==> flow/design.v <==
module adc_mul                   
(
    input  logic         clk_i,                                                
    input  logic         rst_i,                                                
    input  logic [11:0]  x_i,                                                  
    input  logic [11:0]  y_i,                                                  
    input  logic [11:0]  z_i,                                                  
    output logic [11:0]  fp_o                                                  
); 
    logic [31:0]    x_fp;                                                        
    logic [31:0]    y_fp;                                                        
    logic [31:0]    z_fp;                                                        
    logic [31:0]    mul_o_fp;                                                    
    logic [31:0]    div_o_fp;                                                    
    logic [31:0]    x_ffp;                                                       
    fixed_to_float converter1 (	
								.clk_i	    (clk_i) ,
								.rst_i	    (rst_i) ,
                                .fixed_in   (x_i)  ,
                                .float_out  (x_fp)  
                               );    
    fixed_to_float converter2 (
	 							.clk_i	    (clk_i) ,
								.rst_i	    (rst_i) ,
                                .fixed_in   (y_i)   ,
                                .float_out  (y_fp)  
                              );
    fixed_to_float converter3 (
	 							.clk_i      (clk_i) ,
								.rst_i		(rst_i) ,
                                .fixed_in   (z_i)   ,
                                .float_out  (z_fp)  
                              );
    qdiv_f div1 (
		.clk_i		    (clk_i)		    ,
		.rst_i			(rst_i)		    ,
        .a_i            (y_fp)          ,
        .b_i            (z_fp)          ,
        .result_o       (div_o_fp)
    );
    always_ff @( posedge clk_i or posedge rst_i ) begin 
        if(rst_i)begin
            x_ffp <= '0;
        end
        else  begin
            x_ffp <= x_fp;
        end
    end    
    qmul_f mul1 (
		.clk_i 	    	(clk_i)			,
		.rst_i   		(rst_i)		    ,
        .a_i            (x_ffp)         ,
        .b_i            (div_o_fp)      ,
        .result_o       (mul_o_fp)
    );
    float_to_fixed converter4 (	
								.clk_i 		    (clk_i)		     ,
								.rst_i			(rst_i)			 ,
                                .float_input    (mul_o_fp)       ,
                                .fixed_out      (fp_o)
                              );
endmodule
module fixed_to_float ( 
                            input  logic        clk_i       ,
                            input  logic        rst_i       ,
                            input  logic [11:0] fixed_in    ,                                    
                            output logic [31:0] float_out                                        
                      );
    logic [7:0]  exponent;                                                                       
    logic [22:0] mantissa;                                                                       
    logic [11:0] temp_fixed;                                                                     
    logic [4:0]  leading_zeros;                                                                  
    always_comb begin
        temp_fixed = 12'b0;         
        leading_zeros = 5'b0;
        exponent = 8'b0;
        mantissa = 23'b0;
        if (fixed_in == 12'b0) begin
            leading_zeros = 5'd12;                                                                 
        end else begin
    if (fixed_in[11:6] != 6'b000000) begin
        if (fixed_in[11:9] != 3'b000)
            leading_zeros = (fixed_in[11]) ? 5'd0 : (fixed_in[10]) ? 5'd1 : 5'd2;
        else
            leading_zeros = (fixed_in[8]) ? 5'd3 : (fixed_in[7]) ? 5'd4 : 5'd5;
    end else begin
        if (fixed_in[5:3] != 3'b000)
            leading_zeros = (fixed_in[5]) ? 5'd6 : (fixed_in[4]) ? 5'd7 : 5'd8;
        else
            leading_zeros = (fixed_in[2]) ? 5'd9 : (fixed_in[1]) ? 5'd10 : 5'd11;
    end
        end
        if (fixed_in != 0) begin
            exponent = 8'd127 + (5'd11 - leading_zeros);
            temp_fixed = fixed_in << leading_zeros;                                            
            mantissa = temp_fixed[10:0] << 23'd12;    
        end
    end
    always_ff @( posedge clk_i or posedge rst_i ) begin 
        if  (rst_i) begin
            float_out <= 32'b0;
        end
        else  begin
            float_out <=  {1'b0, exponent, mantissa};                                                   
        end
    end
endmodule
 module qdiv_f #(
    parameter I = 9,
    parameter F = 23,
    parameter bias = 8'd127
)
(
    input  logic             clk_i,
    input  logic             rst_i,
    input  logic [(I+F-1):0] a_i,                                                
    input  logic [(I+F-1):0] b_i,                                                
    output logic [(I+F-1):0] result_o                                            
);
    logic                 sign_a;
    logic   [(I-2):0]     exp_a;
    logic   [(F-1):0]     mant_a;
    logic   [F:0]         mant_a_extended;
    logic                 sign_b;
    logic   [(I-2):0]     exp_b;
    logic   [(F-1):0]     mant_b;
    logic   [F:0]         mant_b_extended;
    logic                 result_sign;
    logic   [(I-2):0]     exp_diff;
    logic   [(2*F)+1:0]   mant_quotient;                                         
    logic   [(F-1):0]     result_mant;
    logic   [(I-2):0]     result_exp;
    logic   [(I+F-1):0]   result;
    logic   [(I+F-1):0] zero_result, infinity_result, NaN;
    assign zero_result     = {result_sign, 31'b0};                               
    assign infinity_result = {result_sign, 8'b11111111, 23'b0};                  
    assign NaN             = 32'h7FC00000;                                       
    assign sign_a          = a_i[(I+F-1)];
    assign exp_a           = a_i[(I+F-2):F];
    assign mant_a          = a_i[(F-1):0];
    assign mant_a_extended = (exp_a == 0) ? {1'b0, mant_a} : {1'b1, mant_a};
    assign sign_b          = b_i[(I+F-1)];
    assign exp_b           = b_i[(I+F-2):F];
    assign mant_b          = b_i[(F-1):0];
    assign mant_b_extended = (exp_b == 0) ? {1'b0, mant_b} : {1'b1, mant_b};
    assign result_sign = sign_a ^ sign_b;
    always_comb begin
        exp_diff = '0;
        mant_quotient = '0;                                        
        result_mant = '0;
        result_exp = '0;
        if (exp_a == 0 && mant_a == 0 && exp_b == 0 && mant_b == 0) begin
            result = NaN;
        end else if (exp_a == 0 && mant_a == 0) begin
            result = zero_result;
        end else if (exp_b == 0 && mant_b == 0) begin
            result = infinity_result;
        end else if (exp_a == 8'b11111111 || exp_b == 8'b11111111) begin
            if (exp_a == 8'b11111111 && exp_b == 8'b11111111) begin
                result = NaN;                                                    
            end else begin
                result = infinity_result;                                        
            end
        end else begin
            exp_diff = exp_a - exp_b + bias;
            mant_quotient = {mant_a_extended, {(F+1){1'b0}}} / mant_b_extended;    
            if (mant_quotient[F+1]) begin
                result_mant = mant_quotient[F:1];                                
                result_exp = exp_diff;                                           
            end else begin
                result_mant = mant_quotient[F-1:0];                              
                result_exp = exp_diff - 8'd1;                                    
            end
            if (result_exp >= 8'b11111111) begin         
                result = infinity_result;                                        
            end else if (result_exp <= 0) begin     
                result = zero_result;                                            
            end else begin
                result = {result_sign, result_exp, result_mant};                 
            end
        end
    end
    always_ff @( posedge clk_i or posedge rst_i ) begin 
        if (rst_i) begin
            result_o    <=   '0;            
        end
        else begin
            result_o    <=   result;
        end
    end
endmodule
module qmul_f #(
    parameter I     = 9,                                                                                            
    parameter F     = 23,                                                                                           
    parameter bias  = 8'd127                                                                                           
)(
    input  logic             clk_i,                                                                                 
    input  logic             rst_i,
    input  logic [(I+F-1):0] a_i,                                                                                   
    input  logic [(I+F-1):0] b_i,                                                                                   
    output logic [(I+F-1):0] result_o                                                                               
);
    logic sign_a;
    logic [(I-2):0] exp_a;
    logic [(F-1):0] mant_a;
    logic [F:0]     mant_a_extended;
    logic sign_b;
    logic [(I-2):0] exp_b;
    logic [(F-1):0] mant_b;
    logic [F:0]     mant_b_extended;
    logic               result_sign;
    logic [(I-2):0]     exp_sum;                                                                                     
    logic [(F*2)+1:0]   mant_product;                                                                                
    logic [(F-1):0]     result_mant;
    logic [(I-2):0]     result_exp;
    logic [(I+F-1):0]   result;
    logic [(I+F-1):0] zero_result, infinity_result, NaN;
    assign zero_result     = {1'b0, {(I+F-1){1'b0}}};                                                                
    assign infinity_result = {1'b0, 8'b11111111, {F{1'b0}}};                                                        
    assign NaN             = {1'b0, 8'b11111111, 23'b10000000};                                                      
    assign sign_a          = a_i[(I+F-1)];
    assign exp_a           = a_i[(I+F-2):F];
    assign mant_a          = a_i[(F-1):0];
    assign mant_a_extended = (exp_a == 0) ? {1'b0, mant_a} : {1'b1, mant_a};                                         
    assign sign_b          = b_i[(I+F-1)];
    assign exp_b           = b_i[(I+F-2):F];
    assign mant_b          = b_i[(F-1):0];
    assign mant_b_extended = (exp_b == 0) ? {1'b0, mant_b} : {1'b1, mant_b};                                         
    assign result_sign = sign_a ^ sign_b;
    always_comb begin
        exp_sum = '0;
        mant_product = '0;
        result_mant = '0;
        result_exp = '0;
        if ((exp_a == 0 && mant_a == 0) || (exp_b == 0 && mant_b == 0)) begin
            result = zero_result;                                                                                    
        end 
        else if ((exp_a == 8'b11111111 && mant_a == 0) || (exp_b == 8'b11111111 && mant_b == 0)) begin
            result = infinity_result;                                                                                
        end 
        else if ((exp_a == 8'b11111111 && mant_a != 0) || (exp_b == 8'b11111111 && mant_b != 0)) begin
            result = NaN;                                                                                            
        end 
        else begin
            exp_sum = exp_a + exp_b - bias;
            mant_product = mant_a_extended * mant_b_extended;
            if (mant_product[(2*F) + 1]) begin
                result_mant = mant_product[(2*F):(F+1)];                                                               
                result_exp = exp_sum + 8'd1;                                                                            
            end 
            else begin
                result_mant = mant_product[(2*F)-1:F];                                                               
                result_exp = exp_sum;                                                                                
            end
            if (result_exp >= 8'b11111111) begin
                result = infinity_result;                                                                            
            end 
            else if (result_exp <= 0) begin
                result = zero_result;                                                                                
            end 
            else begin
                result = {result_sign, result_exp, result_mant};                                                     
            end
        end
    end
    always_ff @( posedge clk_i or posedge rst_i ) begin
        if (rst_i) 
            result_o    <=   '0;
        else
            result_o    <=   result;
    end 
endmodule
module float_to_fixed
(
    input   logic        clk_i,
    input   logic        rst_i,
    input   logic [31:0] float_input,                                                                         
    output  logic [11:0] fixed_out                                                                            
);
    logic        sign;
    logic [7:0]  exponent;
    logic [23:0] mantissa;
    logic [23:0] temp_fixed;                                                                                  
    logic [7:0]  exponent_bias;                                                                               
    logic [8:0]  actual_exponent;
    logic [11:0] fixed_output;
    always_comb begin
        actual_exponent = 9'b0;
        exponent_bias = 8'd127;
        sign        = float_input[31];                                                                      
        exponent    = float_input[30:23];
        mantissa    = {1'b1, float_input[22:0]};                                                              
        temp_fixed  = 24'b0;
        if (exponent < exponent_bias) begin
            fixed_output = 12'b0;
        end else if (exponent == 8'hFF) begin
            fixed_output = (float_input[22:0] == 23'b0) ? 12'b111111111111 : 12'b000000000000;                        
        end else begin
            actual_exponent = exponent - exponent_bias;
            if (actual_exponent < 0 && sign == 1'b1 ) begin                                                                   
                fixed_output = 12'b0;                                                                        
            end else if (actual_exponent >= 12) begin                                                        
                fixed_output    = 12'b111111111111;                                                             
            end else begin                                                                                   
                temp_fixed = mantissa >> (9'd23 - actual_exponent);                                          
                fixed_output = temp_fixed[11:0];                                                             
            end
        end
    end
    always_ff @( posedge clk_i or posedge rst_i ) begin
        if (rst_i) begin
            fixed_out     <=   12'b0;
        end
        else begin
            fixed_out     <=   fixed_output;
        end        
    end
endmodule
==> flow/run.sh <==
#!/bin/bash
# the make line also repeats each setting of config.mk as NAME=value (left out here)
make -C /OpenROAD-flow-scripts/flow DESIGN_CONFIG=/design/flow/config.mk WORK_HOME=/design/flow/orfs CLKGATE_MAP_FILE= finish
==> flow/config.mk <==
export PLATFORM = sky130hd
export DESIGN_NAME = adc_mul
export DESIGN_NICKNAME = adc_mul
export VERILOG_FILES = /design/flow/design.v
export SDC_FILE = /design/flow/constraint.sdc
export NUM_CORES = 4
export LEC_CHECK = 0
export CAP_MARGIN = 20
export CELL_PAD_IN_SITES_GLOBAL_PLACEMENT = 1
export CORE_ASPECT_RATIO = 1.86
export CORE_MARGIN = 2
export CORE_UTILIZATION = 40
export CTS_CLUSTER_DIAMETER = 162
export CTS_CLUSTER_SIZE = 98
export HOLD_SLACK_MARGIN = -0.07
export PLACE_DENSITY_LB_ADDON = 0.03
export SLEW_MARGIN = 0
export TNS_END_PERCENT = 25
==> flow/constraint.sdc <==
create_clock -name core_clock -period 95.0 [get_ports {clk_i}]
set_input_delay 19.0000 -clock core_clock [delete_from_list [all_inputs] [get_ports {clk_i}]]
set_output_delay 19.0000 -clock core_clock [all_outputs]
set_load 0.01 [all_outputs]
==> results of run 1 <==
-- area by class of cell --
| class | instances | area, um^2 | area share |
|---|---|---|---|
| diodes | 2 | 5.00 | 0.0000887 |
| multi-input cells | 5683 | 44700 | 0.793 |
| flip-flops and latches | 146 | 3660 | 0.0648 |
| inverters | 405 | 1530 | 0.0271 |
| clock buffers | 18 | 429 | 0.00761 |
| well taps | 1602 | 2000 | 0.0355 |
| repair buffers | 471 | 3840 | 0.0681 |
| clock inverters | 12 | 230 | 0.00408 |
-- per-stage QoR --
stage	instance area, um^2	utilization
final	56400	0.457
after global routing	56400	0.457
after floorplan	50100	-
after CTS	54000	0.437
after global placement	53300	0.431
after detailed placement	53300	0.431
-- what timing repair did --
item | in CTS | in global routing
pin swaps | 1 | 122
setup buffers | 6 | 120
resized | 8 | 296
gates cloned | 1 | 4
endpoints found under the setup margin | 1 | 3
-- routing by layer --
metal  part of all wire  global-route usage  up-vias  wire (um)
met1               0.37               0.278    24114      66900
met3              0.018              0.0165      446       3290
li1                   -                   -    24160          -
met5                  0                   0        -          0
met2               0.56               0.571      926     102000
met4              0.058               0.149        0      10700
==> notes.md, run 1 <==
run results: Cell Area, Synth=0.0497 mm^2, critical setup path kind=register to register, endpoints failing setup=0, max cap viols=0, GRT Util Overall=0.280, Worst Tran Pin Value=1.23 ns, Async S/R FF share, synth=1.00, Commonest flop=dfrtp_1, IO Count=50, Adder Share, Synth=0.226, Mean Syn Cell Area=7.69 um^2, Synth Instances=6465, Hold Path Sink=x_ffp[30], TritonCTS clock tree=yes, initial antenna violation count=1, Final Skew=0.0140 ns, total grt overflow=0, Mux area share=0.0450, Die X=262 um, htree depth=4, most frequent CP cell=o21a_1, 1st-iter DRT viols=2441, Req. time, crit path=95.38 ns, CP top delay family=AND-OR/OR-AND gates, fmax=11.1 MHz, ys flops=146, syn_nets=7268, Dominant cell area share=0.136, Nets=7527, hold wc startpoint=converter1.float_out[30], drt via density=5.95, Worst-path clk slew=0.07 ns, clk ins delay skew pair=0.49 ns, Slew Viols, Final=0, post-place setup slack=-0.604 ns, number of global-route vias before repair=50869, Clock Sinks=146, CP endpoint=div1.result_o[0], Final ANT Viol Nets=0, synthesis area per yosys=0.0497 mm^2, status=complete, no violations, PortBufs=49, worst path buffer plus inverter count=25, vias=49646, Largest logic family=simple AND/OR/NAND/NOR gates, register-to-register setup slack=5.20 ns, WP depth=505, yosys warns=5, largest net degree at the start of global routing=75, Complex Gates by Area=0.261, Worst R2R End=div1.result_o[0], Worst EP arrival=90.18 ns, clock period minus worst slack=89.80 ns, Yosys top cell by area=ha_1, Die ar.=0.127 mm^2, leading cell types by count after synthesis=nor2_1, nand2_1, ha_1, most common cell in the netlist=nor2_1, Root Buffer=clkbuf_16, Core Box Area=0.124 mm^2, Largest cells by area=ha_1, fa_1, dfrtp_1, nor2_1, nand2_1, R2R Path Start=converter3.float_out[26], die height=485 um, EDFF count, synth=0, post-detail-place hpwl=148 mm, R2R depth=505, CP max stage delay=0.58 ns, Crit-path slowest cell=or4_4, final worst slack=5.20 ns, first-pass GRT wire length=282 mm, yosys xor share=0.0632, CTS Hold Bufs=0, post-synth cell types=186, Critical Path End Type=register, HP Class=register to register, TritonCTS buffer count=17, Remaining DRCs=0, hold path depth=0, number of hold violations in the final report=0, drt pass-1 iters=7, dpl cells=8173, Worst Hold Margin=0.346 ns, synth-to-layout area growth=13.5%, TNS Setup=0 ns, total wire length=183 mm, critical path peak fanout=28, crit share post-route=0.945, Rel. slew slack=0.183, Synth Seq Share=0.0735, drt wl/cell=22.0 um, yosys simple share=0.271, # Cells Yosys=6465, OpenROAD warnings=34, crit path from=converter3.float_out[26], Final Wtd Congestion=0.932, fp util=0.402, filler cell count=12738, FP Rows=176, CTS max path bufs=2, Final Instance Count excl. Fillers=8339, critical path launch point type=register
==> run 2, diff against run 1 <==
ABC_AREA = 1   (was unset)
CAP_MARGIN = 15   (was 20)
CELL_PAD_IN_SITES_GLOBAL_PLACEMENT = unset   (was 1)
CORE_ASPECT_RATIO = 0.7   (was 1.86)
CORE_UTILIZATION = 72   (was 40)
CTS_CLUSTER_DIAMETER = 374   (was 162)
CTS_CLUSTER_SIZE = 95   (was 98)
HOLD_SLACK_MARGIN = unset   (was -0.07)
PLACE_DENSITY_LB_ADDON = unset   (was 0.03)
SETUP_SLACK_MARGIN = 1.93   (was unset)
SLEW_MARGIN = 20   (was 0)
TNS_END_PERCENT = 15   (was 25)
clock period = 37.4 ns   (was 95.0 ns; I/O delays follow)
==> notes.md, run 2 <==
yosys + openroad results -> Cell Area, Synth=0.0537 mm^2 (+8.1%), die height=233 um (-52%), Die ar.=0.0769 mm^2 (-40%), fp util=0.730 (+0.327), Largest logic family=simple AND/OR/NAND/NOR gates, PortBufs=49 (unchanged), Mux area share=0.00265 (-0.0423), Async S/R FF share, synth=1.00 (unchanged), IO Count=50 (unchanged), Yosys top cell by area=nand2_1, synthesis area per yosys=0.0537 mm^2 (+8.1%), stop err=[ERROR DPL-0038] Utilization greater than 100%, impossible to legalize, yosys simple share=0.396 (+0.125), Synth Instances=8286 (+28%), most common cell in the netlist=nand2_1, EDFF count, synth=0 (unchanged), yosys warns=5 (unchanged), Final Wtd Congestion=1.09 (+17%), Synth Seq Share=0.0680 (-0.00549), # Cells Yosys=8286 (+28%), Core Box Area=0.0736 mm^2 (-40%), Largest cells by area=nand2_1, ha_1, inv_1, fa_1, dfrtp_1, Commonest flop=dfrtp_1, ys flops=146 (unchanged), yosys xor share=0.0647 (+0.00145), post-synth cell types=104 (-44%), post-detail-place hpwl=197 mm (+33%), Mean Syn Cell Area=6.48 um^2 (-16%), Die X=330 um (+26%), Complex Gates by Area=0.126 (-0.135), status=stopped before the end, Adder Share, Synth=0.209 (-0.0169), Dominant cell area share=0.131 (-0.00499), syn_nets=9089 (+25%), Failed at=clock tree synthesis, FP Rows=83 (-53%), leading cell types by count after synthesis=nand2_1, inv_1, nor2_1
run 2: stage by stage:
step	setup TNS [ns]	cells	setup WS, ns	cell area, um^2
2_1_floorplan	-263.72	8286	-32.16	54600
3_3_place_gp	-184.97	11284	-24.81	71000
3_5_place_dp	-288.69	11284	-33.27	71000
==> run 3, diff against run 2 <==
CAP_MARGIN = 0   (was 15)
CORE_ASPECT_RATIO = unset   (was 0.7)
CTS_CLUSTER_DIAMETER = 118   (was 374)
CTS_CLUSTER_SIZE = 10   (was 95)
PLACE_DENSITY_LB_ADDON = 0.02   (was unset)
SETUP_SLACK_MARGIN = unset   (was 1.93)
TNS_END_PERCENT = unset   (was 15)
clock period = 79.3 ns   (was 37.4 ns; I/O delays follow)
==> notes.md, run 3 <==
run results: Mean Syn Cell Area=6.48 um^2 (unchanged), GRT Util Overall=0.403, Cell Area, Synth=0.0537 mm^2 (unchanged), FP Rows=100 (+20%), yosys xor share=0.0647 (unchanged), CTS Hold Bufs=0, Remaining DRCs=0, TritonCTS clock tree=yes, critical path launch point type=register, Antenna diodes=0, most common cell in the netlist=nand2_1, drt pass-1 iters=7, Clock Sinks=146, IO Count=50 (unchanged), Root Buffer=clkbuf_16, most frequent CP cell=nand2_1, vias=55794, htree depth=4, crit share post-route=0.926, Die X=277 um (-16%), Async S/R FF share, synth=1.00 (unchanged), Req. time, crit path=79.66 ns, worst path buffer plus inverter count=80, yosys simple share=0.396 (unchanged), Core Box Area=0.0742 mm^2 (+0.77%), Synth Instances=8286 (unchanged), clock period minus worst slack=73.47 ns, Complex Gates by Area=0.126 (unchanged), first-pass GRT wire length=258 mm, register-to-register setup slack=5.83 ns, HP Class=register to register, drt via density=5.98, critical setup path kind=register to register, # Cells Yosys=8286 (unchanged), WP depth=540, synthesis area per yosys=0.0537 mm^2 (unchanged), Dominant cell area share=0.131 (unchanged), R2R Path Start=converter2.float_out[24], Slew Viols, Final=0, endpoints failing setup=0, Final Util=0.764, Worst Hold Margin=0.346 ns, Mux area share=0.00265 (unchanged), post-synth cell types=104 (unchanged), ys flops=146 (unchanged), Yosys top cell by area=nand2_1, leading cell types by count after synthesis=nand2_1, inv_1, nor2_1, 1st-iter DRT viols=5598, Largest cells by area=nand2_1, ha_1, inv_1, fa_1, dfrtp_1, total grt overflow=0, CP top delay family=simple AND/OR/NAND/NOR gates, Largest logic family=simple AND/OR/NAND/NOR gates, CTS max path bufs=2, Worst EP arrival=73.82 ns, Worst R2R End=div1.result_o[0], Final Skew=0.0168 ns, MI comb area=0.0436 mm^2, register area=0.00365 mm^2, Hold Path Sink=x_ffp[26], synth-to-layout area growth=5.47%, R2R depth=540, initial antenna violation count=0, Nets=9145, Worst-path clk slew=0.08 ns, total wire length=163 mm, max cap viols=0, filler cell count=6050, drt wl/cell=17.5 um, Crit-path slowest cell=ha_1, hold path depth=0, Final Wtd Congestion=1.07 (-1.9%), Final ANT Viol Nets=0, Commonest flop=dfrtp_1, Synth Seq Share=0.0680 (unchanged), fmax=13.6 MHz, EDFF count, synth=0 (unchanged), Adder Share, Synth=0.209 (unchanged), OpenROAD warnings=34, largest net degree at the start of global routing=89, yosys warns=5 (unchanged), CP max stage delay=0.45 ns, post-detail-place hpwl=127 mm (-35%), CP endpoint=div1.result_o[0], number of hold violations in the final report=0, number of global-route vias before repair=52421, critical path peak fanout=38, die height=277 um (+19%), Die ar.=0.0768 mm^2 (about the same), hold wc startpoint=converter1.float_out[26], status=complete, no violations, Rel. slew slack=0.391, clk ins delay skew pair=0.46 ns, Critical Path End Type=register, PortBufs=49 (unchanged), Worst Tran Pin Value=0.911 ns, TritonCTS buffer count=17, syn_nets=9089 (unchanged), crit path from=converter2.float_out[24], fp util=0.724 (-0.00557)
## run 3: metal layers
| metal | track usage | share of wire |
|---|---|---|
| met1 | 0.532 | 0.41 |
| met2 | 0.665 | 0.45 |
| met3 | 0.0511 | 0.091 |
| met4 | 0.168 | 0.047 |
| met5 | 0 | 0 |
## run 3: timing repair
item	in CTS	in global routing
hold endpoints to repair	0	0
cloned	4	16
setup endpoints to repair	2	4
setup buffers	0	108
gates resized	13	180
pin swaps	3	80
## run 3: layout make-up
class,instances,area share
repair inverters,3,0.000420
clock buffers,18,0.00757
clock inverters,14,0.00291
well taps,969,0.0214
flip-flops and latches,146,0.0645
inverters,1459,0.103
repair buffers,209,0.0312
multi-input cells,6506,0.769
## run 3: stage by stage
step	cells	setup slack, ns	area (um^2)	setup TNS [ns]
5_1_grt	9324	-0.815	56700	-0.815
4_1_cts	9200	0.104	55100	0
3_5_place_dp	9164	-2.05	54500	-2.30
6_report	9324	5.83	56700	0
2_1_floorplan	8286	2.85	53700	0
3_3_place_gp	9164	1.21	54500	0
==> run 4, diff against run 3 <==
ABC_AREA = unset   (was 1)
CAP_MARGIN = 20   (was 0)
CORE_MARGIN = 5   (was 2)
CORE_UTILIZATION = 30   (was 72)
CTS_CLUSTER_DIAMETER = unset   (was 118)
CTS_CLUSTER_SIZE = 81   (was 10)
GPL_ROUTABILITY_DRIVEN = 1   (was unset)
MAX_ROUTING_LAYER = met5   (was unset)
PLACE_DENSITY_LB_ADDON = unset   (was 0.02)
SETUP_SLACK_MARGIN = 5.0   (was unset)
TNS_END_PERCENT = 45   (was unset)
clock period = 84.0 ns   (was 79.3 ns; I/O delays follow)
==> notes.md, run 4 <==
run results: ys flops=146 (unchanged), GRT Util Overall=0.197 (-0.206), Largest cells by area=ha_1, fa_1, dfrtp_1, nor2_1, nand2_1, Mux area share=0.0450 (+0.0423), hold path depth=0 (unchanged), Final Instance Count excl. Fillers=10166 (+9.0%), Mean Syn Cell Area=7.69 um^2 (+19%), Synth Seq Share=0.0735 (+0.00549), post-detail-place hpwl=142 mm (+12%), 1st-iter DRT viols=3837 (-31%), # Cells Yosys=6465 (-22%), Largest logic family=simple AND/OR/NAND/NOR gates, total wire length=180 mm (+9.9%), Worst EP arrival=86.45 ns (+12.63 ns), Commonest flop=dfrtp_1, drt via density=5.39 (-10%), dpl cells=10029 (+9.4%), Yosys top cell by area=ha_1, endpoints failing setup=2 (+2), HP Class=register to register, register-to-register setup slack=-2.07 ns (-7.90 ns), Hold Path Sink=x_ffp[14], initial antenna violation count=1 (+1), Clock Sinks=146 (unchanged), status=finished with violations, Final ANT Viol Nets=0 (unchanged), die height=417 um (+50%), Remaining DRCs=0 (unchanged), largest net degree at the start of global routing=86 (-3.4%), CP max stage delay=0.58 ns (+0.13 ns), Worst R2R End=div1.result_o[0], critical path peak fanout=15 (-61%), Worst Tran Pin Value=1.10 ns (+0.192 ns), Req. time, crit path=84.38 ns (+4.72 ns), WP depth=503 (-6.9%), crit path from=converter3.float_out[30], EDFF count, synth=0 (unchanged), final worst slack=-2.07 ns (-7.90 ns), drt pass-1 iters=6 (-1), most frequent CP cell=o21a_1, number of global-route vias before repair=54076 (+3.2%), CP top delay family=AND-OR/OR-AND gates, vias=54757 (-1.9%), number of hold violations in the final report=0 (unchanged), leading cell types by count after synthesis=nor2_1, nand2_1, ha_1, CTS Hold Bufs=0 (unchanged), Root Buffer=clkbuf_16, max cap viols=0 (unchanged), Worst-path clk slew=0.09 ns (about the same), synth-to-layout area growth=33.7%, fmax=11.6 MHz (-15%), PortBufs=49 (unchanged), synthesis area per yosys=0.0497 mm^2 (-7.5%), Final Wtd Congestion=0.941 (-12%), clock period minus worst slack=86.07 ns (+12.60 ns), yosys xor share=0.0632 (-0.00145), critical setup path kind=register to register, Crit-path slowest cell=or4_4, filler cell count=16804 (+180%), crit share post-route=1.02 (+0.0982), OpenROAD warnings=37 (+8.8%), Nets=8766 (-4.1%), CTS max path bufs=2 (unchanged), critical path launch point type=register, TNS Setup=-2.18 ns (-2.18 ns), Slew Viols, Final=0 (unchanged), R2R depth=503 (-6.9%), syn_nets=7268 (-20%), RSZ-0062 raised after global routing=yes, drt wl/cell=17.7 um (+0.82%), yosys warns=5 (unchanged), TritonCTS buffer count=17 (unchanged), Async S/R FF share, synth=1.00 (unchanged), hold wc startpoint=converter1.float_out[14], Final Skew=0.0268 ns (+0.0100 ns), Die ar.=0.174 mm^2 (+130%), fp util=0.302 (-0.422), post-synth cell types=186 (+79%), total grt overflow=0 (unchanged), Rel. slew slack=0.261 (-0.131), TritonCTS clock tree=yes, Cell Area, Synth=0.0497 mm^2 (-7.5%), CP endpoint=div1.result_o[0], IO Count=50 (unchanged), Adder Share, Synth=0.226 (+0.0169), first-pass GRT wire length=285 mm (+11%), Synth Instances=6465 (-22%), clk ins delay skew pair=0.49 ns (+0.03 ns), R2R Path Start=converter3.float_out[30], worst path buffer plus inverter count=21 (-74%), Fail Reasons=negative setup slack, yosys simple share=0.271 (-0.125), Core Box Area=0.165 mm^2 (+120%), Critical Path End Type=register, Dominant cell area share=0.136 (+0.00499), most common cell in the netlist=nor2_1, Die X=417 um (+50%), htree depth=4 (unchanged), FP Rows=149 (+49%), Complex Gates by Area=0.261 (+0.135)
run 4: timing repair:
action / 4_1_cts / 5_1_grt
gates cloned: 0 / 2
endpoints found under the setup margin: 4 / 5
setup buffers: 37 / 65
gates resized: 64 / 119
pin swaps: 51 / 130
run 4: per-stage QoR:
stage               hold WS [ns]  area [um^2]  worst slack (ns)   util
floorplan                  0.331        51100             -6.95      -
global placement           0.332        64200             -1.11  0.389
detailed placement         0.335        64200             -2.81  0.389
CTS                        0.349        65300             -1.84  0.396
global route               0.350        66400             -7.53  0.403
finish                     0.347        66500             -2.07  0.403
run 4: area by class of cell:
type                    instances  area [um^2]  share of cell area
well taps                    2189         2740              0.0412
repair buffers               1713        13100               0.196
clock buffers                  18          429             0.00646
diodes                          1         2.50           0.0000377
inverters                     405         1530              0.0230
multi-input cells            5680        44900               0.675
flip-flops and latches        146         3650              0.0550
clock inverters                14          169             0.00254
run 4: per-layer routing:
metal	share of wire	track usage	up-vias
li1	-	-	26673
met1	0.44	0.257	26307
met2	0.48	0.348	1452
met3	0.044	0.0154	323
met4	0.030	0.0559	2
met5	0.000072	0	-
==> run 5, diff against run 4 <==
ABC_AREA = 1   (was unset)
CORE_ASPECT_RATIO = 0.65   (was unset)
CORE_MARGIN = 2   (was 5)
CORE_UTILIZATION = 71   (was 30)
CTS_CLUSTER_DIAMETER = 211   (was unset)
CTS_CLUSTER_SIZE = 71   (was 81)
GPL_ROUTABILITY_DRIVEN = unset   (was 1)
MAX_ROUTING_LAYER = met4   (was met5)
PLACE_DENSITY_LB_ADDON = 0.01   (was unset)
SETUP_SLACK_MARGIN = unset   (was 5.0)
TNS_END_PERCENT = 5   (was 45)
clock period = 56.4 ns   (was 84.0 ns; I/O delays follow)
==> notes.md, run 5 <==
yosys + openroad results -> status=stopped before the end, Failed at=clock tree synthesis, stop err=[ERROR DPL-0038] Utilization greater than 100%, impossible to legalize, synthesis area per yosys=0.0537 mm^2 (+8.1%), PortBufs=49 (unchanged), Dominant cell area share=0.131 (-0.00499), Largest logic family=simple AND/OR/NAND/NOR gates, Mux area share=0.00265 (-0.0423), ys flops=146 (unchanged), post-detail-place hpwl=197 mm (+38%), yosys warns=5 (unchanged), Complex Gates by Area=0.126 (-0.135), Die X=345 um (-17%), Adder Share, Synth=0.209 (-0.0169), yosys xor share=0.0647 (+0.00145), Async S/R FF share, synth=1.00 (unchanged), Commonest flop=dfrtp_1, Die ar.=0.0779 mm^2 (-55%), IO Count=50 (unchanged), leading cell types by count after synthesis=nand2_1, inv_1, nor2_1, Synth Seq Share=0.0680 (-0.00549), # Cells Yosys=8286 (+28%), Core Box Area=0.0751 mm^2 (-54%), Final Wtd Congestion=1.09 (+16%), EDFF count, synth=0 (unchanged), most common cell in the netlist=nand2_1, Yosys top cell by area=nand2_1, yosys simple share=0.396 (+0.125), syn_nets=9089 (+25%), Cell Area, Synth=0.0537 mm^2 (+8.1%), Synth Instances=8286 (+28%), Mean Syn Cell Area=6.48 um^2 (-16%), Largest cells by area=nand2_1, ha_1, inv_1, fa_1, dfrtp_1, FP Rows=81 (-46%), die height=226 um (-46%), fp util=0.715 (+0.414), post-synth cell types=104 (-44%)
run 5: metrics by stage:
step | cell area, um^2 | worst slack [ns] | cells
floorplan | 54500 | -13.71 | 8286
global placement | 70900 | -6.60 | 11300
detailed placement | 70900 | -15.68 | 11300
==> run 6, diff against run 5 <==
ABC_AREA = 0   (was 1)
CAP_MARGIN = 0   (was 20)
CELL_PAD_IN_SITES_DETAIL_PLACEMENT = 1   (was unset)
CORE_ASPECT_RATIO = 1.28   (was 0.65)
CORE_UTILIZATION = 18   (was 71)
CTS_CLUSTER_DIAMETER = 127   (was 211)
CTS_CLUSTER_SIZE = 75   (was 71)
GPL_ROUTABILITY_DRIVEN = 0   (was unset)
HOLD_SLACK_MARGIN = 0.27   (was unset)
MAX_ROUTING_LAYER = met5   (was met4)
MIN_ROUTING_LAYER = met2   (was unset)
PLACE_DENSITY_LB_ADDON = 0.27   (was 0.01)
SLEW_MARGIN = 0   (was 20)
TNS_END_PERCENT = 30   (was 5)
clock period = 153.0 ns   (was 56.4 ns; I/O delays follow)
==> notes.md, run 6 <==
run results: Mean Syn Cell Area=7.69 um^2 (+19%), fmax=8.73 MHz, most common cell in the netlist=nor2_1, leading cell types by count after synthesis=nor2_1, nand2_1, ha_1, Slew Viols, Final=0, critical path peak fanout=42, most frequent CP cell=o21a_1, largest net degree at the start of global routing=92, Req. time, crit path=153.36 ns, Rel. slew slack=0.0761, syn_nets=7268 (-20%), die height=599 um (+170%), Synth Instances=6465 (-22%), register-to-register setup slack=38.48 ns, fp util=0.181 (-0.535), TritonCTS buffer count=17, TritonCTS clock tree=yes, vias=68876, Worst EP arrival=114.89 ns, OpenROAD warnings=36, Worst Tran Pin Value=1.37 ns, CTS max path bufs=2, Final ANT Viol Nets=0, hold wc startpoint=converter1.float_out[16], total grt overflow=0, Synth Seq Share=0.0735 (+0.00549), Core Box Area=0.275 mm^2 (+270%), max cap viols=0, yosys simple share=0.271 (-0.125), Async S/R FF share, synth=1.00 (unchanged), total wire length=189 mm, R2R depth=506, PortBufs=49 (unchanged), synth-to-layout area growth=9.76%, ys flops=146 (unchanged), post-synth cell types=186 (+79%), TNS Setup=0 ns, Worst-path clk slew=0.09 ns, post_cts resized=0, drt pass-1 iters=9, Remaining DRCs=0, number of hold violations in the final report=0, CP max stage delay=0.76 ns, Crit-path slowest cell=nor3_2, yosys warns=5 (unchanged), Largest cells by area=ha_1, fa_1, dfrtp_1, nor2_1, nand2_1, IO Count=50 (unchanged), number of global-route vias before repair=77371, Worst R2R End=div1.result_o[0], Largest logic family=simple AND/OR/NAND/NOR gates, Cell Area, Synth=0.0497 mm^2 (-7.5%), CTS Hold Bufs=0, synthesis area per yosys=0.0497 mm^2 (-7.5%), # Cells Yosys=6465 (-22%), clock period minus worst slack=114.52 ns, CP endpoint=div1.result_o[0], Final Cell Area=0.0546 mm^2, R2R Path Start=converter3.float_out[12], crit share post-route=0.749, yosys xor share=0.0632 (-0.00145), GRT Util Overall=0.198, Yosys top cell by area=ha_1, critical path launch point type=register, EDFF count, synth=0 (unchanged), WP depth=506, hold path depth=0, Final Skew=0.0258 ns, Adder Share, Synth=0.226 (+0.0169), critical setup path kind=register to register, endpoints failing setup=0, HP Class=register to register, Nets=7176, RSZ-0062 raised after global routing=no, Die X=469 um (+36%), Mux area share=0.0450 (+0.0423), Critical Path End Type=register, clk ins delay skew pair=0.49 ns, drt via density=6.87, Clock Sinks=146, worst path buffer plus inverter count=18, crit path from=converter3.float_out[12], Post-CTS Setup Inserts=0, initial antenna violation count=2, Die ar.=0.280 mm^2 (+260%), drt wl/cell=18.8 um, 1st-iter DRT viols=11225, placement-stage cell area=0.0539 mm^2 (-24%), Dominant cell area share=0.136 (+0.00499), htree depth=4, post-detail-place hpwl=147 mm (-25%), CP top delay family=AND-OR/OR-AND gates, status=complete, no violations, first-pass GRT wire length=296 mm, Complex Gates by Area=0.261 (+0.135), Hold Path Sink=x_ffp[16], Commonest flop=dfrtp_1, FP Rows=218 (+170%), Root Buffer=clkbuf_16
run 6: layout make-up:
| type | count | area (um^2) |
|---|---|---|
| fillers | 33137 | 221000 |
| multi-input cells | 5679 | 43100 |
| well taps | 3630 | 4540 |
| flip-flops and latches | 146 | 3650 |
| inverters | 405 | 1530 |
| repair buffers | 124 | 1050 |
| clock buffers | 17 | 425 |
| clock inverters | 15 | 204 |
| diodes | 14 | 35.0 |
run 6: metal layers:
metal / up-vias / track usage / routed length [um]
li1: 23233 / - / -
met1: 23892 / - / 0
met2: 19712 / 0.264 / 104000
met3: 2011 / 0.234 / 68100
met4: 28 / 0.0298 / 16200
met5: - / 0.0334 / 718
run 6: through the flow:
| stage | util | instances | hold WS (ns) | setup slack (ns) |
|---|---|---|---|---|
| final | 0.198 | 10030 | 0.332 | 38.48 |
| after global routing | 0.198 | 10026 | 0.351 | 28.84 |
| after CTS | 0.198 | 10016 | 0.335 | 40.83 |
| after detailed placement | 0.196 | 9984 | 0.336 | 41.19 |
| after global placement | 0.196 | 9984 | 0.336 | 44.86 |
| after floorplan | - | 6465 | 0.331 | 52.41 |
==> run 7, diff against run 6 <==
ABC_AREA = 1   (was 0)
CAP_MARGIN = 15   (was 0)
CELL_PAD_IN_SITES_DETAIL_PLACEMENT = unset   (was 1)
CORE_ASPECT_RATIO = unset   (was 1.28)
CORE_UTILIZATION = 72   (was 18)
CTS_CLUSTER_DIAMETER = 374   (was 127)
CTS_CLUSTER_SIZE = 95   (was 75)
GPL_ROUTABILITY_DRIVEN = unset   (was 0)
HOLD_SLACK_MARGIN = unset   (was 0.27)
MAX_ROUTING_LAYER = unset   (was met5)
MIN_ROUTING_LAYER = unset   (was met2)
PLACE_DENSITY = 0.42   (was unset)
PLACE_DENSITY_LB_ADDON = unset   (was 0.27)
SETUP_SLACK_MARGIN = 1.92   (was unset)
SLEW_MARGIN = 20   (was 0)
TNS_END_PERCENT = 15   (was 30)
clock period = 33.1 ns   (was 153.0 ns; I/O delays follow)
==> notes.md, run 7 <==
yosys + openroad results -> status=stopped before the end, Failed at=clock tree synthesis, stop err=[ERROR DPL-0038] Utilization greater than 100%, impossible to legalize, yosys warns=5 (unchanged), syn_nets=9089 (+25%), Cell Area, Synth=0.0537 mm^2 (+8.1%), Mean Syn Cell Area=6.48 um^2 (-16%), FP Rows=100 (-54%), Core Box Area=0.0742 mm^2 (-73%), yosys simple share=0.396 (+0.125), post-place setup slack=-38.03 ns (-79.22 ns), most common cell in the netlist=nand2_1, Synth Instances=8286 (+28%), placement-stage cell area=0.0709 mm^2 (+32%), IO Count=50 (unchanged), PortBufs=49 (unchanged), Die X=277 um (-41%), EDFF count, synth=0 (unchanged), # Cells Yosys=8286 (+28%), Dominant cell area share=0.131 (-0.00499), Complex Gates by Area=0.126 (-0.135), synthesis area per yosys=0.0537 mm^2 (+8.1%), Adder Share, Synth=0.209 (-0.0169), Commonest flop=dfrtp_1, Die ar.=0.0768 mm^2 (-73%), leading cell types by count after synthesis=nand2_1, inv_1, nor2_1, yosys xor share=0.0647 (+0.00145), Yosys top cell by area=nand2_1, Largest cells by area=nand2_1, ha_1, inv_1, fa_1, dfrtp_1, Largest logic family=simple AND/OR/NAND/NOR gates, Mux area share=0.00265 (-0.0423), Async S/R FF share, synth=1.00 (unchanged), Final Wtd Congestion=1.04, fp util=0.724 (+0.543), ys flops=146 (unchanged), post-detail-place hpwl=192 mm (+30%), Synth Seq Share=0.0680 (-0.00549), post-synth cell types=104 (-44%), die height=277 um (-54%)
[run 7: through the flow]
step	utilization	cells	hold slack [ns]	setup TNS, ns
2_1_floorplan	-	8286	0.331	-333.30
3_3_place_gp	0.956	11276	0.333	-254.39
3_5_place_dp	0.956	11276	0.336	-366.29
==> run 8, diff against run 7 <==
CAP_MARGIN = 20   (was 15)
CORE_ASPECT_RATIO = 1.38   (was unset)
CORE_UTILIZATION = 71   (was 72)
CTS_CLUSTER_DIAMETER = 211   (was 374)
CTS_CLUSTER_SIZE = 71   (was 95)
MAX_ROUTING_LAYER = met4   (was unset)
PLACE_DENSITY = unset   (was 0.42)
PLACE_DENSITY_LB_ADDON = 0.01   (was unset)
SETUP_SLACK_MARGIN = unset   (was 1.92)
TNS_END_PERCENT = 5   (was 15)
clock period = 56.7 ns   (was 33.1 ns; I/O delays follow)
==> notes.md, run 8 <==
yosys + openroad results -> most common cell in the netlist=nand2_1, Die ar.=0.0779 mm^2 (+1.4%), EDFF count, synth=0 (unchanged), Cell Area, Synth=0.0537 mm^2 (unchanged), Mux area share=0.00265 (unchanged), status=stopped before the end, Async S/R FF share, synth=1.00 (unchanged), Failed at=clock tree synthesis, leading cell types by count after synthesis=nand2_1, inv_1, nor2_1, post-place setup slack=-13.78 ns (+24.24 ns), Die X=238 um (-14%), yosys warns=5 (unchanged), Core Box Area=0.0750 mm^2 (+1.1%), Mean Syn Cell Area=6.48 um^2 (unchanged), die height=327 um (+18%), IO Count=50 (unchanged), yosys simple share=0.396 (unchanged), PortBufs=49 (unchanged), stop err=[ERROR DPL-0038] Utilization greater than 100%, impossible to legalize, dpl cells=11271 (-0.044%), # Cells Yosys=8286 (unchanged), syn_nets=9089 (unchanged), ys flops=146 (unchanged), Final Wtd Congestion=1.12 (+7.9%), Largest cells by area=nand2_1, ha_1, inv_1, fa_1, dfrtp_1, Complex Gates by Area=0.126 (unchanged), post-synth cell types=104 (unchanged), synthesis area per yosys=0.0537 mm^2 (unchanged), Synth Seq Share=0.0680 (unchanged), yosys xor share=0.0647 (unchanged), Dominant cell area share=0.131 (unchanged), post-detail-place hpwl=195 mm (+1.6%), FP Rows=118 (+18%), Largest logic family=simple AND/OR/NAND/NOR gates, Synth Instances=8286 (unchanged), Yosys top cell by area=nand2_1, fp util=0.716 (-0.00778), Commonest flop=dfrtp_1, Adder Share, Synth=0.209 (unchanged)
[run 8: per-stage QoR]
stage	instance area, um^2	hold WS [ns]	setup TNS [ns]
2_1_floorplan	54500	0.331	-52.06
3_3_place_gp	70900	0.332	-15.20
3_5_place_dp	70900	0.336	-55.35
==> run 9, diff against run 8 <==
CORE_ASPECT_RATIO = unset   (was 1.38)
CORE_UTILIZATION = 58   (was 71)
CTS_CLUSTER_DIAMETER = 342   (was 211)
CTS_CLUSTER_SIZE = unset   (was 71)
MAX_ROUTING_LAYER = unset   (was met4)
PLACE_DENSITY_LB_ADDON = unset   (was 0.01)
clock period = 57.0 ns   (was 56.7 ns; I/O delays follow)
==> notes.md, run 9 <==
run results: worst path buffer plus inverter count=105, drt wl/cell=15.9 um, GRT Util Overall=0.384, CP max stage delay=0.39 ns, FP Rows=111 (-5.9%), hold path depth=0, Die X=308 um (+29%), PortBufs=49 (unchanged), Remaining DRCs=0, CTS Hold Bufs=0, CTS max path bufs=2, register-to-register setup slack=-7.98 ns, Rel. slew slack=0.376, Final Wtd Congestion=0.982 (-12%), met3 usage=0.0404, synth-to-layout area growth=40.6%, CP top delay family=simple AND/OR/NAND/NOR gates, Final Util=0.824, Worst R2R End=div1.result_o[0], die height=308 um (-5.7%), Worst-path clk slew=0.07 ns, htree depth=4, Yosys top cell by area=nand2_1, max cap viols=0, endpoints failing setup=5, Req. time, crit path=57.33 ns, drt via density=5.44, total wire length=188 mm, Final Skew=0.0153 ns, Core Box Area=0.0917 mm^2 (+22%), Largest cells by area=nand2_1, ha_1, inv_1, fa_1, dfrtp_1, drt pass-1 iters=8, Fail Reasons=negative setup slack, critical setup path kind=register to register, Synth Seq Share=0.0680 (unchanged), RSZ-0062 raised after global routing=yes, Largest logic family=simple AND/OR/NAND/NOR gates, Critical Path End Type=register, CP endpoint=div1.result_o[0], Adder Share, Synth=0.209 (unchanged), Crit-path slowest cell=dfrtp_1, Synth Instances=8286 (unchanged), hold wc startpoint=converter1.float_out[17], TritonCTS buffer count=17, final worst slack=-7.98 ns, met1 Use GR=0.462, Cell Area, Synth=0.0537 mm^2 (unchanged), 1st-iter DRT viols=4697, GR peak layer=met2, post-detail-place hpwl=145 mm (-26%), crit path from=converter2.float_out[24], Hold Path Sink=x_ffp[17], Nets=11426, dpl cells=11544 (+2.4%), number of hold violations in the final report=0, Worst EP arrival=65.31 ns, leading cell types by count after synthesis=nand2_1, inv_1, nor2_1, most common cell in the netlist=nand2_1, OpenROAD warnings=39, most frequent CP cell=nand2_1, status=finished with violations, first-pass GRT wire length=302 mm, fp util=0.586 (-0.130), IO Count=50 (unchanged), Final ANT Viol Nets=0, Clock Sinks=146, initial antenna violation count=2, filler cell count=6377, fmax=15.4 MHz, clock period minus worst slack=64.98 ns, critical path peak fanout=15, Dominant cell area share=0.131 (unchanged), crit share post-route=1.14, number of global-route vias before repair=63449, critical path launch point type=register, clk ins delay skew pair=0.46 ns, yosys xor share=0.0647 (unchanged), EDFF count, synth=0 (unchanged), Commonest flop=dfrtp_1, Complex Gates by Area=0.126 (unchanged), post-synth cell types=104 (unchanged), Die ar.=0.0951 mm^2 (+22%), ys flops=146 (unchanged), Mux area share=0.00265 (unchanged), Async S/R FF share, synth=1.00 (unchanged), Mean Syn Cell Area=6.48 um^2 (unchanged), yosys warns=5 (unchanged), HP Class=register to register, TritonCTS clock tree=yes, Final Instance Count excl. Fillers=11823, syn_nets=9089 (unchanged), met2 Usage GRT=0.690, Root Buffer=clkbuf_16, largest net degree at the start of global routing=75, R2R depth=540, total grt overflow=0, synthesis area per yosys=0.0537 mm^2 (unchanged), Worst Tran Pin Value=0.936 ns, # Cells Yosys=8286 (unchanged), Slew Viols, Final=0, R2R Path Start=converter2.float_out[24], WP depth=540, yosys simple share=0.396 (unchanged), vias=64270
==> run 9: area by class of cell <==
cell class | instances | area [um^2] | area share
multi-input cells | 6495 | 44800 | 0.594
repair buffers | 2501 | 19100 | 0.252
inverters | 1459 | 5850 | 0.0775
flip-flops and latches | 146 | 3650 | 0.0484
well taps | 1186 | 1480 | 0.0196
clock buffers | 17 | 425 | 0.00563
clock inverters | 15 | 196 | 0.00260
repair inverters | 3 | 21.3 | 0.000282
diodes | 1 | 2.50 | 0.0000331
==> run 9: timing repair <==
| action | CTS | global route |
|---|---|---|
| endpoints found under the setup margin | 5 | 8 |
| gates resized | 247 | 190 |
| gates cloned | 8 | 0 |
| setup buffers | 188 | 50 |
| pin swaps | 206 | 162 |
==> run 9: per-layer routing <==
metal  vias up  routed length (um)
li1      31413                   -
met2      2475               91300
met4         2                9590
met5         -                  13
met3       711               13100
met1     29669               74400
==> run 9: per-stage QoR <==
| stage | hold WS (ns) | cell area [um^2] | worst slack (ns) | TNS [ns] |
|---|---|---|---|---|
| floorplan | 0.331 | 54500 | -13.11 | -49.96 |
| global placement | 0.332 | 71500 | -6.01 | -14.30 |
| detailed placement | 0.335 | 71500 | -8.74 | -25.71 |
| CTS | 0.350 | 74400 | -5.89 | -13.63 |
| global route | 0.358 | 75500 | -13.23 | -52.51 |
| finish | 0.347 | 75500 | -7.98 | -23.14 |
==> run 10, diff against run 9 <==
CORE_UTILIZATION = 70   (was 58)
CTS_CLUSTER_DIAMETER = 246   (was 342)
CTS_CLUSTER_SIZE = 72   (was unset)
MAX_ROUTING_LAYER = met4   (was unset)
SETUP_SLACK_MARGIN = 5.0   (was unset)
TNS_END_PERCENT = unset   (was 5)
clock period = 63.4 ns   (was 57.0 ns; I/O delays follow)
==> notes.md, run 10 <==
yosys + openroad results -> Cell Area, Synth=0.0537 mm^2 (unchanged), htree depth=4 (unchanged), Dominant cell area share=0.131 (unchanged), fp util=0.707 (+0.121), Complex Gates by Area=0.126 (unchanged), Die ar.=0.0790 mm^2 (-17%), most common cell in the netlist=nand2_1, Die X=281 um (-8.9%), Root Buffer=clkbuf_16, post-detail-place hpwl=131 mm (-10%), Mean Syn Cell Area=6.48 um^2 (unchanged), Failed at=global routing, stop err=[ERROR GRT-0232] Routing congestion too high. Check the congestion heatmap in the GUI., GRT Util Overall=0.677, TritonCTS buffer count=17 (unchanged), # Cells Yosys=8286 (unchanged), total grt overflow=11, FP Rows=101 (-9.0%), Final Wtd Congestion=1.08 (+10%), PortBufs=49 (unchanged), Largest cells by area=nand2_1, ha_1, inv_1, fa_1, dfrtp_1, Adder Share, Synth=0.209 (unchanged), Synth Instances=8286 (unchanged), dpl cells=9659 (-16%), Commonest flop=dfrtp_1, post-synth cell types=104 (unchanged), Synth Seq Share=0.0680 (unchanged), Core Box Area=0.0759 mm^2 (-17%), Yosys top cell by area=nand2_1, leading cell types by count after synthesis=nand2_1, inv_1, nor2_1, CTS Hold Bufs=0 (unchanged), CTS max path bufs=2 (unchanged), yosys warns=5 (unchanged), IO Count=50 (unchanged), ys flops=146 (unchanged), status=stopped before the end, syn_nets=9089 (unchanged), Largest logic family=simple AND/OR/NAND/NOR gates, EDFF count, synth=0 (unchanged), die height=281 um (-8.9%), Mux area share=0.00265 (unchanged), Async S/R FF share, synth=1.00 (unchanged), Clock Sinks=146 (unchanged), synthesis area per yosys=0.0537 mm^2 (unchanged), yosys simple share=0.396 (unchanged), yosys xor share=0.0647 (unchanged)
==> run 10: routing by layer <==
| layer | GRT overflow | global-route usage |
|---|---|---|
| met4 | 5 | 0.611 |
| met3 | 0 | 0.453 |
| met1 | 0 | 0.692 |
| met5 | - | - |
| met2 | 6 | 0.862 |
==> run 10: metrics by stage <==
step | setup WS [ns] | area (um^2)
after floorplan | -5.65 | 54800
after global placement | -0.528 | 58600
after detailed placement | -2.73 | 58600
after CTS | 1.80 | 63400
==> run 10: what timing repair did <==
action / 4_1_cts
setup endpoints to repair: 5
gates resized: 352
pin swaps: 282
gates cloned: 13
buffers inserted: 363
==> run 11, diff against run 10 <==
ABC_AREA = unset   (was 1)
CORE_UTILIZATION = 72   (was 70)
CTS_CLUSTER_DIAMETER = unset   (was 246)
CTS_CLUSTER_SIZE = unset   (was 72)
MAX_ROUTING_LAYER = unset   (was met4)
PLACE_DENSITY = 0.67   (was unset)
SETUP_SLACK_MARGIN = unset   (was 5.0)
clock period = 81.2 ns   (was 63.4 ns; I/O delays follow)
==> notes.md, run 11 <==
yosys + openroad results -> leading cell types by count after synthesis=nor2_1, nand2_1, ha_1, synthesis area per yosys=0.0497 mm^2 (-7.5%), FP Rows=96 (-5.0%), PortBufs=49 (unchanged), Async S/R FF share, synth=1.00 (unchanged), Synth Instances=6465 (-22%), EDFF count, synth=0 (unchanged), Die ar.=0.0712 mm^2 (-9.9%), Largest logic family=simple AND/OR/NAND/NOR gates, Dominant cell area share=0.136 (+0.00499), Die X=267 um (-5.1%), Complex Gates by Area=0.261 (+0.135), Root Buffer=clkbuf_16, htree depth=4 (unchanged), CTS max path bufs=2 (unchanged), post-detail-place hpwl=169 mm (+29%), ys flops=146 (unchanged), GRT Util Overall=1.01, status=stopped before the end, TritonCTS buffer count=17 (unchanged), Mean Syn Cell Area=7.69 um^2 (+19%), Failed at=global routing, IO Count=50 (unchanged), Synth Seq Share=0.0735 (+0.00549), Adder Share, Synth=0.226 (+0.0169), post-synth cell types=186 (+79%), total grt overflow=5307, # Cells Yosys=6465 (-22%), Final Wtd Congestion=1.05 (-3.2%), die height=267 um (-5.1%), yosys warns=5 (unchanged), yosys xor share=0.0632 (-0.00145), yosys simple share=0.271 (-0.125), stop err=[ERROR GRT-0116] Global routing finished with congestion. Check the congestion regions in the DRC Viewer., CTS Hold Bufs=0 (unchanged), dpl cells=8975 (-7.1%), Yosys top cell by area=ha_1, Cell Area, Synth=0.0497 mm^2 (-7.5%), Largest cells by area=ha_1, fa_1, dfrtp_1, nor2_1, nand2_1, Commonest flop=dfrtp_1, Clock Sinks=146 (unchanged), Mux area share=0.0450 (+0.0423), fp util=0.726 (+0.0187), syn_nets=7268 (-20%), Core Box Area=0.0685 mm^2 (-9.9%), most common cell in the netlist=nor2_1
run 11: per-layer routing:
metal  global-route usage  GRT overflow
met1                0.906           138
met2                 1.27          3869
met4                 1.15          1186
met3                0.796           106
met5                0.545             8
run 11: metrics by stage:
stage	utilization	worst slack, ns	hold slack [ns]	area (um^2)
CTS	0.975	-9.13	0.357	66800
floorplan	-	-9.75	0.331	51100
global placement	0.941	-2.46	0.332	64400
detailed placement	0.941	-9.88	0.335	64400
run 11: repair_timing:
action / 4_1_cts
gates resized: 146
pin swaps: 106
setup buffers: 140
cloned: 1
endpoints found under the setup margin: 4
==> run 12, diff against run 11 <==
ABC_AREA = 1   (was unset)
CELL_PAD_IN_SITES_DETAIL_PLACEMENT = 1   (was unset)
CORE_ASPECT_RATIO = 1.48   (was unset)
CORE_MARGIN = 8   (was 2)
CORE_UTILIZATION = 18   (was 72)
CTS_CLUSTER_SIZE = 61   (was unset)
GPL_ROUTABILITY_DRIVEN = 0   (was unset)
GPL_TIMING_DRIVEN = 0   (was unset)
MIN_ROUTING_LAYER = met2   (was unset)
PLACE_DENSITY = unset   (was 0.67)
PLACE_DENSITY_LB_ADDON = 0.06   (was unset)
SETUP_SLACK_MARGIN = -2.0   (was unset)
SLEW_MARGIN = 0   (was 20)
clock period = 117.0 ns   (was 81.2 ns; I/O delays follow)
==> notes.md, run 12 <==
run results: htree depth=4 (unchanged), drt pass-1 iters=9, FP Rows=244 (+150%), endpoints failing setup=0, Final Skew=0.0308 ns, Complex Gates by Area=0.126 (-0.135), max cap viols=0, Clock Sinks=146 (unchanged), filler cell count=36883, synthesis area per yosys=0.0537 mm^2 (+8.1%), initial antenna violation count=0, yosys simple share=0.396 (+0.125), Req. time, crit path=117.36 ns, 1st-iter DRT viols=8496, Commonest flop=dfrtp_1, drt wl/cell=20.0 um, R2R depth=581, Core Box Area=0.298 mm^2 (+330%), CTS Hold Bufs=0 (unchanged), critical path launch point type=register, Adder Share, Synth=0.209 (-0.0169), post-synth cell types=104 (-44%), CP top delay family=AND-OR/OR-AND gates, crit share post-route=0.909, status=complete, no violations, clock period minus worst slack=106.32 ns, clk ins delay skew pair=0.50 ns, GRT Util Overall=0.230, Root Buffer=clkbuf_16, Largest cells by area=nand2_1, ha_1, inv_1, fa_1, dfrtp_1, Nets=9186, Die ar.=0.317 mm^2 (+340%), leading cell types by count after synthesis=nand2_1, inv_1, nor2_1, most frequent CP cell=nand2_1, most common cell in the netlist=nand2_1, Worst-path clk slew=0.08 ns, die height=681 um (+160%), vias=75808, yosys warns=5 (unchanged), Worst Tran Pin Value=1.08 ns, Rel. slew slack=0.272, Synth Seq Share=0.0680 (-0.00549), Crit-path slowest cell=a2111oi_0, Largest logic family=simple AND/OR/NAND/NOR gates, Critical Path End Type=register, TritonCTS clock tree=yes, fp util=0.180 (-0.546), critical path peak fanout=22, post_cts resized=0 (-100%), Mean Syn Cell Area=6.48 um^2 (-16%), number of global-route vias before repair=86951, TritonCTS buffer count=17 (unchanged), HP Class=register to register, Dominant cell area share=0.131 (-0.00499), Async S/R FF share, synth=1.00 (unchanged), syn_nets=9089 (+25%), yosys xor share=0.0647 (+0.00145), EDFF count, synth=0 (unchanged), WP depth=581, ys flops=146 (unchanged), Remaining DRCs=0, fmax=9.41 MHz, critical setup path kind=register to register, Slew Viols, Final=0, first-pass GRT wire length=368 mm, # Cells Yosys=8286 (+28%), R2R Path Start=converter3.float_out[12], Hold Path Sink=x_ffp[16], Cell Area, Synth=0.0537 mm^2 (+8.1%), Die X=465 um (+74%), Post-CTS Setup Inserts=0 (-100%), hold path depth=0, drt via density=6.14, Yosys top cell by area=nand2_1, worst path buffer plus inverter count=124, CP endpoint=div1.result_o[0], TNS Setup=0 ns, hold wc startpoint=converter1.float_out[16], OpenROAD warnings=34, total wire length=246 mm, IO Count=50 (unchanged), Mux area share=0.00265 (-0.0423), number of hold violations in the final report=0, CTS max path bufs=2 (unchanged), Final ANT Viol Nets=0, total grt overflow=0, CP max stage delay=0.70 ns, synth-to-layout area growth=12.2%, largest net degree at the start of global routing=80, Worst Hold Margin=0.349 ns, crit path from=converter3.float_out[12], register-to-register setup slack=10.68 ns, PortBufs=49 (unchanged), Worst EP arrival=106.68 ns, Synth Instances=8286 (+28%), post-detail-place hpwl=204 mm (+21%), Worst R2R End=div1.result_o[0]
## run 12: stage by stage
step / cell area [um^2] / util / instances / worst slack, ns
4_1_cts: 60100 / 0.202 / 12322 / 5.62
3_5_place_dp: 59500 / 0.200 / 12290 / 6.06
3_3_place_gp: 59100 / 0.199 / 12271 / 5.16
6_report: 60300 / 0.203 / 12342 / 10.68
5_1_grt: 60300 / 0.202 / 12332 / -1.97
2_1_floorplan: 53700 / - / 8286 / 40.55
## run 12: per-layer routing
metal,up-vias,GRT usage,part of all wire
li1,26691,-,-
met1,27332,-,0
met2,20764,0.320,0.60
met3,1009,0.275,0.35
met4,12,0.0170,0.042
met5,-,0.0115,0.0015
## run 12: area by class of cell
cell class | count | area [um^2] | share of cell area
multi-input combinational | 6490 | 42900 | 0.712
inverter | 1459 | 5820 | 0.0966
tap | 3936 | 4920 | 0.0817
sequential | 146 | 3650 | 0.0606
buffer | 188 | 1360 | 0.0226
timing repair buffer | 81 | 962 | 0.0160
clock buffer | 17 | 425 | 0.00706
clock inverter | 15 | 185 | 0.00307
antenna | 10 | 25.0 | 0.000415
==> run 13, diff against run 12 <==
ABC_AREA = 0   (was 1)
CORE_ASPECT_RATIO = 1.28   (was 1.48)
CORE_MARGIN = 2   (was 8)
CTS_CLUSTER_DIAMETER = 127   (was unset)
CTS_CLUSTER_SIZE = 30   (was 61)
GPL_TIMING_DRIVEN = unset   (was 0)
HOLD_SLACK_MARGIN = 0.27   (was unset)
MAX_ROUTING_LAYER = met4   (was unset)
PLACE_DENSITY_LB_ADDON = 0.27   (was 0.06)
SETUP_SLACK_MARGIN = unset   (was -2.0)
TNS_END_PERCENT = 30   (was unset)
clock period = 144.0 ns   (was 117.0 ns; I/O delays follow)
==> notes.md, run 13 <==
run results: Die X=469 um (+0.74%), worst path buffer plus inverter count=15 (-88%), Largest logic family=simple AND/OR/NAND/NOR gates, Worst EP arrival=114.88 ns (+8.20 ns), drt via density=6.84 (+11%), GRT Util Overall=0.207 (-0.0233), fmax=8.73 MHz (-7.1%), Dominant cell area share=0.136 (+0.00499), crit path from=converter3.float_out[21], CP top delay family=AND-OR/OR-AND gates, Post-CTS Setup Inserts=0 (unchanged), PortBufs=49 (unchanged), EDFF count, synth=0 (unchanged), drt pass-1 iters=13 (+4), Largest cells by area=ha_1, fa_1, dfrtp_1, nor2_1, nand2_1, Rel. slew slack=0.247 (-0.0252), yosys simple share=0.271 (-0.125), total grt overflow=0 (unchanged), CP endpoint=div1.result_o[0], TritonCTS clock tree=yes, vias=68702 (-9.4%), Worst Tran Pin Value=1.12 ns (+0.0407 ns), Yosys top cell by area=ha_1, status=complete, no violations, 1st-iter DRT viols=11093 (+31%), Slew Viols, Final=0 (unchanged), Final Cell Area=0.0546 mm^2 (-9.4%), Synth Instances=6465 (-22%), post-place setup slack=32.27 ns (+26.21 ns), Commonest flop=dfrtp_1, Remaining DRCs=0 (unchanged), Synth Seq Share=0.0735 (+0.00549), final worst slack=29.50 ns (+18.83 ns), max cap viols=0 (unchanged), hold path depth=0 (unchanged), largest net degree at the start of global routing=92 (+15%), fp util=0.181 (about the same), Final Skew=0.0249 ns (-0.00590 ns), critical path peak fanout=34 (+55%), # Cells Yosys=6465 (-22%), initial antenna violation count=2 (+2), first-pass GRT wire length=295 mm (-20%), hold wc startpoint=converter1.float_out[23], htree depth=4 (unchanged), CTS max path bufs=2 (unchanged), die height=599 um (-12%), Async S/R FF share, synth=1.00 (unchanged), WP depth=505 (-13%), R2R Path Start=converter3.float_out[21], yosys xor share=0.0632 (-0.00145), synthesis area per yosys=0.0497 mm^2 (-7.5%), Mux area share=0.0450 (+0.0423), TNS Setup=0 ns (unchanged), total wire length=188 mm (-24%), syn_nets=7268 (-20%), Worst Hold Margin=0.349 ns (-0.000168 ns), post-detail-place hpwl=147 mm (-28%), clock period minus worst slack=114.50 ns (+8.17 ns), yosys warns=5 (unchanged), post_cts resized=0 (unchanged), critical path launch point type=register, most frequent CP cell=o21a_1, Adder Share, Synth=0.226 (+0.0169), number of hold violations in the final report=0 (unchanged), Worst R2R End=div1.result_o[0], number of global-route vias before repair=77036 (-11%), register-to-register setup slack=29.50 ns (+18.83 ns), Critical Path End Type=register, placement-stage cell area=0.0539 mm^2 (-9.4%), Mean Syn Cell Area=7.69 um^2 (+19%), IO Count=50 (unchanged), RSZ-0062 raised after global routing=no, Nets=7180 (-22%), ys flops=146 (unchanged), TritonCTS buffer count=17 (unchanged), clk ins delay skew pair=0.50 ns (about the same), post-synth cell types=186 (+79%), drt wl/cell=18.7 um (-6.1%), CTS Hold Bufs=0 (unchanged), Core Box Area=0.275 mm^2 (-7.5%), OpenROAD warnings=34 (unchanged), Cell Area, Synth=0.0497 mm^2 (-7.5%), endpoints failing setup=0 (unchanged), Root Buffer=clkbuf_16, Hold Path Sink=x_ffp[23], Crit-path slowest cell=nor3_2, leading cell types by count after synthesis=nor2_1, nand2_1, ha_1, critical setup path kind=register to register, crit share post-route=0.795 (-0.114), CP max stage delay=0.78 ns (+0.08 ns), Complex Gates by Area=0.261 (+0.135), HP Class=register to register, Req. time, crit path=144.39 ns (+27.03 ns), Die ar.=0.280 mm^2 (-11%), Final ANT Viol Nets=0 (unchanged), synth-to-layout area growth=9.84%, R2R depth=505 (-13%), most common cell in the netlist=nor2_1, FP Rows=218 (-11%), Worst-path clk slew=0.08 ns (about the same), Clock Sinks=146 (unchanged)
## run 13: final cells by class
cell class | count | area (um^2)
fillers | 33114 | 221000
flip-flops and latches | 146 | 3650
repair buffers | 128 | 1080
well taps | 3630 | 4540
diodes | 17 | 42.5
inverters | 405 | 1530
multi-input cells | 5679 | 43100
clock inverters | 15 | 208
clock buffers | 17 | 425
## run 13: per-layer routing
metal | up-vias | wire length (um) | global-route usage
li1 | 23235 | - | -
met1 | 23882 | 0 | -
met2 | 19617 | 103000 | 0.263
met3 | 1968 | 68700 | 0.238
met4 | 0 | 16700 | 0.0316
met5 | - | 0 | -
## run 13: metrics by stage
step,cells,utilization
2_1_floorplan,6465,-
3_3_place_gp,9984,0.196
3_5_place_dp,9984,0.196
4_1_cts,10016,0.198
5_1_grt,10030,0.198
6_report,10037,0.198
